==> run a: inputs <==
// sdram_logger
module sdram_logger (
    input         clk,           
    input         rst_n,         
    input  [23:0] timestamp,     
    input  [79:0] geig_data,     
    input  [79:0] mag_data,      
    input         next_byte,     
    input  [15:0] sdram_dq_in,   
    output [15:0] sdram_dq_out,  
    output        sdram_dq_oe,   
    output [12:0] sdram_a,
    output [1:0]  sdram_ba,
    output        sdram_clk_en,
    output        sdram_cke,
    output        sdram_cs,
    output        sdram_ras,
    output        sdram_cas,
    output        sdram_we,
    output        sdram_dqml,
    output        sdram_dqmu,
    output [7:0]  byte_out       
);
clock: 7.76 ns
lec_check: 0
abc_area: 0
cap_margin: 20
cell_pad_in_sites_detail_placement: 1
cell_pad_in_sites_global_placement: 0
core_aspect_ratio: 0.92
core_margin: 2
core_utilization: 40
cts_cluster_size: 87
gpl_routability_driven: 0
max_routing_layer: met5
min_routing_layer: met2
place_density: 0.47
setup_slack_margin: 1.56
slew_margin: 20
tns_end_percent: 40
run.sh (not shown) runs the stock make flow with config.mk's settings and CLKGATE_MAP_FILE=.
==> run b: changes against run a <==
- CAP_MARGIN: 20 -> 5
- CELL_PAD_IN_SITES_DETAIL_PLACEMENT: 1 -> unset
- CELL_PAD_IN_SITES_GLOBAL_PLACEMENT: 0 -> unset
- CORE_ASPECT_RATIO: 0.92 -> 0.96
- CTS_CLUSTER_DIAMETER: unset -> 202
- CTS_CLUSTER_SIZE: 87 -> 13
- GPL_ROUTABILITY_DRIVEN: 0 -> unset
- MAX_ROUTING_LAYER: met5 -> met4
- MIN_ROUTING_LAYER: met2 -> unset
- PLACE_DENSITY: 0.47 -> unset
- SETUP_SLACK_MARGIN: 1.56 -> unset
==> flow/constraint.sdc (replaced) <==
create_clock -name core_clock -period 14.0 [get_ports {clk}]
set_input_delay 2.8000 -clock core_clock [delete_from_list [all_inputs] [get_ports {clk}]]
set_output_delay 2.8000 -clock core_clock [all_outputs]
set_load 0.01 [all_outputs]
==> run c: changes against run a <==
- ABC_AREA: 0 -> unset
- CAP_MARGIN: 20 -> 15
- CELL_PAD_IN_SITES_DETAIL_PLACEMENT: 1 -> 2
- CELL_PAD_IN_SITES_GLOBAL_PLACEMENT: 0 -> unset
- CORE_ASPECT_RATIO: 0.92 -> unset
- CTS_CLUSTER_SIZE: 87 -> unset
- GPL_TIMING_DRIVEN: unset -> 0
- MAX_ROUTING_LAYER: met5 -> unset
- MIN_ROUTING_LAYER: met2 -> unset
- PLACE_DENSITY: 0.47 -> unset
- SETUP_SLACK_MARGIN: 1.56 -> 4.07
- TNS_END_PERCENT: 40 -> unset
==> flow/constraint.sdc (replaced) <==
create_clock -name core_clock -period 14.0 [get_ports {clk}]
set_input_delay 2.8000 -clock core_clock [delete_from_list [all_inputs] [get_ports {clk}]]
set_output_delay 2.8000 -clock core_clock [all_outputs]
set_load 0.01 [all_outputs]
==> results <==
Run b produced a clean layout. Run c ran to the end with no violations. Run a completed and failed the layout checks on negative setup slack.
In run b the critical path depth is lower than in run c, by 4.
Sequential share of layout area: run c is higher than run a (1.2 points).
The lowest sequential power belongs to run b, the highest to run a.
Of run b and run a, run a has the higher global-route usage (gap 17 points).
The highest clock skew belongs to run c, the lowest to run b.
First-iteration DRC count: run a > run c > run b.
Via count, highest first: run a, run c, run b.
Against run b, the non-clock buffer count of run a is higher by 252.
==> figures <==
Multi-input logic portion of the cell area: run a 0.368; run b 0.375; run c 0.357
Areal power density over the cells: run a 205 nW/µm²; run b 109 nW/µm²; run c 125 nW/µm²
Result of the run: run a failed layout checks; run b no timing/DRC/antenna violations; run c no timing/DRC/antenna violations
Reasons for failing layout checks: run a negative setup slack; run b -; run c -
Switching portion of total power: run a 0.260; run b 0.254; run c 0.305
Clock buf/inv share: run a 0.0619; run b 0.0431; run c 0.0635
Die Height: run a 281 µm; run b 287 µm; run c 293 µm
Vias in the first global route: run a 40800; run b 23200; run c 33800
Fin Setup TNS: run a -4.33 ns; run b 0 ns; run c 0 ns
Floorplan Core Area: run a 82600 µm²; run b 82600 µm²; run c 83300 µm²
Total wire length after detailed routing: run a 120000 µm; run b 96200 µm; run c 196000 µm
Number of buffers created by CTS: run a 77; run b 56; run c 77
Grt met1 use: run a 0; run b 0.337; run c 0.439
Main power group: run a sequential cells; run b sequential cells; run c the clock network
Maximum vdd ir drop: run a 0.150 mV; run b 0.118 mV; run c 0.0807 mV
Maximum level of the CTS H-tree: run a 3; run b 2; run c 3
Launching element of the worst setup path: run a timestamp[11]; run b timestamp[10]; run c timestamp[0]
Met3 wire length: run a 50700 µm; run b 5800 µm; run c 20200 µm
Die width: run a 306 µm; run b 299 µm; run c 293 µm


==> build 12: inputs <==
Starting RTL as in the previous note.
==> flow/design.v (excerpt) <==
module sdram_logger (
    input         clk,           
    input         rst_n,         
    input  [23:0] timestamp,     
    input  [79:0] geig_data,     
    input  [79:0] mag_data,      
    input         next_byte,     
    input  [15:0] sdram_dq_in,   
    output [15:0] sdram_dq_out,  
    output        sdram_dq_oe,   
    output [12:0] sdram_a,
    output [1:0]  sdram_ba,
    output        sdram_clk_en,
    output        sdram_cke,
    output        sdram_cs,
    output        sdram_ras,
    output        sdram_cas,
    output        sdram_we,
    output        sdram_dqml,
    output        sdram_dqmu,
    output [7:0]  byte_out       
);
wire        sdram_status;
wire [15:0] data_read;
wire        next_read, next_write, read_cmd;
wire [15:0] mc_data_out;
wire [1:0]  mc_ba_out, mc_cmd_out;
wire [8:0]  mc_col_out;
wire [12:0] mc_row_out;
wire [1:0]  ba_read, ba_write;
wire [8:0]  col_read, col_write;
wire [12:0] row_read, row_write;
memory_controller memory_controller_0(
    .CLK_48MHZ    ( clk ),
    .RESET        ( rst_n ),
    .SDRAM_STATUS ( sdram_status ),
    .READ_CMD     ( read_cmd ),
    .GEIG_DATA    ( geig_data ),
    .MAG_DATA     ( mag_data ),
    .BA_READ      ( ba_read ),
    .COL_READ     ( col_read ),
    .ROW_READ     ( row_read ),
    .BA_WRITE     ( ba_write ),
    .COL_WRITE    ( col_write ),
  ...
clock: 7.25 ns
lec_check: 0
cap_margin: 0
core_margin: 2
core_utilization: 72
cts_cluster_size: 34
hold_slack_margin: -0.08
setup_slack_margin: 2.04
slew_margin: 20
==> build 60: changes against build 12 <==
Settings changed: CAP_MARGIN 0 to 20, CORE_MARGIN 2 to 7, CORE_UTILIZATION 72 to 64, CTS_CLUSTER_SIZE 34 to not set, HOLD_SLACK_MARGIN -0.08 to not set, PLACE_DENSITY_LB_ADDON set to 0.24, SETUP_SLACK_MARGIN 2.04 to -1.9.
==> flow/constraint.sdc (replaced) <==
create_clock -name core_clock -period 19.0 [get_ports {clk}]
set_input_delay 3.8000 -clock core_clock [delete_from_list [all_inputs] [get_ports {clk}]]
set_output_delay 3.8000 -clock core_clock [all_outputs]
set_load 0.01 [all_outputs]
==> build 92: changes against build 12 <==
Settings changed: CAP_MARGIN 0 to 20, CORE_UTILIZATION 72 to 55, CTS_CLUSTER_DIAMETER set to 400, CTS_CLUSTER_SIZE 34 to not set, HOLD_SLACK_MARGIN -0.08 to not set, PLACE_DENSITY set to 0.4, SETUP_SLACK_MARGIN 2.04 to not set.
==> flow/constraint.sdc (replaced) <==
create_clock -name core_clock -period 11.7 [get_ports {clk}]
set_input_delay 2.3400 -clock core_clock [delete_from_list [all_inputs] [get_ports {clk}]]
set_output_delay 2.3400 -clock core_clock [all_outputs]
set_load 0.01 [all_outputs]
==> results <==
Build 92 produced a clean layout. Build 60 finished with timing, DRC and antenna clean. Build 12 never finished: it broke off in 5_1_grt.
In build 92 the clock power is larger than in build 60, by about 60%.
In build 60 the cell count is smaller than in build 92, by about 3.5%.
Core utilization: build 60 is higher than build 92 (10 points).
Of build 92 and build 60, build 60 has the higher via count (gap 2.3%, measured against build 60).
Non-clock buffer count: build 60 is lower than build 92 (35).
Between build 92 and build 60, the lower critical path depth is in build 60 (gap 1).
Of build 92 and build 60, build 60 has the higher sequential share of layout area (gap 0.54 points).
Of build 92 and build 60, build 92 has the higher hold slack (gap 0.0029 ns).


==> inputs of 10-04 <==
sdram_logger again, from the RTL that the note above started with.
clock: 7.29 ns
lec_check: 0
cap_margin: 15
core_margin: 2
core_utilization: 72
cts_cluster_diameter: 27
cts_cluster_size: 35
hold_slack_margin: -0.09
setup_slack_margin: 0.38
slew_margin: 20
tns_end_percent: 100
==> 11-09: changes against 10-04 <==
CAP_MARGIN = 20   (was 15)
CORE_UTILIZATION = 58   (was 72)
CTS_CLUSTER_DIAMETER = default   (was 27)
CTS_CLUSTER_SIZE = default   (was 35)
HOLD_SLACK_MARGIN = default   (was -0.09)
SETUP_SLACK_MARGIN = default   (was 0.38)
TNS_END_PERCENT = default   (was 100)
==> flow/constraint.sdc (replaced) <==
create_clock -name core_clock -period 7.25 [get_ports {clk}]
set_input_delay 1.4500 -clock core_clock [delete_from_list [all_inputs] [get_ports {clk}]]
set_output_delay 1.4500 -clock core_clock [all_outputs]
set_load 0.01 [all_outputs]
==> 04-23: changes against 10-04 <==
CAP_MARGIN = 20   (was 15)
CORE_UTILIZATION = 40   (was 72)
CTS_CLUSTER_DIAMETER = default   (was 27)
CTS_CLUSTER_SIZE = default   (was 35)
HOLD_SLACK_MARGIN = default   (was -0.09)
SETUP_SLACK_MARGIN = 3.61   (was 0.38)
TNS_END_PERCENT = default   (was 100)
==> flow/constraint.sdc (replaced) <==
create_clock -name core_clock -period 13.1 [get_ports {clk}]
set_input_delay 2.6200 -clock core_clock [delete_from_list [all_inputs] [get_ports {clk}]]
set_output_delay 2.6200 -clock core_clock [all_outputs]
set_load 0.01 [all_outputs]
==> results <==
Synthesized area is the same in 10-04 and 11-09. The lowest combinational power belongs to 04-23, the highest to 10-04. Die area: 04-23 > 11-09 > 10-04. Between 04-23 and 10-04, the lower clock skew is in 04-23 (gap 28 ps). First-iteration DRC count, lowest first: 11-09, 04-23, 10-04. Worst hold slack: 04-23 > 10-04 > 11-09. In flip-flop count, 11-09 and 10-04 do not differ. 10-04 completed, yet does not pass: negative setup slack. 04-23 completed without violations. 11-09 reached the layout checks and failed them: negative setup slack. The lowest global-route usage belongs to 04-23, the highest to 10-04. In 04-23 the register-to-register slack is better than in 10-04, by 3400 ps.
==> figures <==
item	04-23	11-09	10-04
Run status	complete, no violations	failed layout checks	failed layout checks
Layout check failures	-	negative setup slack	negative setup slack
First-pass iteration count of the detailed router	5	5	27
Total cell area at the placement stage	37,000 um^2	37,300 um^2	37,000 um^2
Die boundary width	293 um	244 um	220 um
Number of levels the H-tree was split into	3	3	4
Gp weighted congestion	0.885	0.960	0.937
Power per standard cell area	126 nW/um^2	224 nW/um^2	288 nW/um^2
P_seq	2.34 mW	4.24 mW	4.27 mW
Leakage	16.7 nW	16.7 nW	18.0 nW
Power in combinational cells	0.552 mW	1.03 mW	1.15 mW
Routed wire length per instance	22.2 um	22.6 um	31.6 um
Worst path max stage delay	600 ps	520 ps	530 ps
Initial DRC count	2,546	2,520	6,630
Net count of the finished layout	3,598	3,625	3,691
Worst slack on hold paths	447 ps	426 ps	428 ps
Wire length of the first global-routing pass	150,000 um	145,000 um	183,000 um
Layout Utilization	48.7%	69.6%	92.4%
Switching power	1.26 mW	2.21 mW	3.14 mW
Comb pwr share	10.8%	11.4%	9.3%
Met3 demand-to-capacity share in global routing	4.26%	6.11%	18.4%
Power and IR drop assume default switching activity.
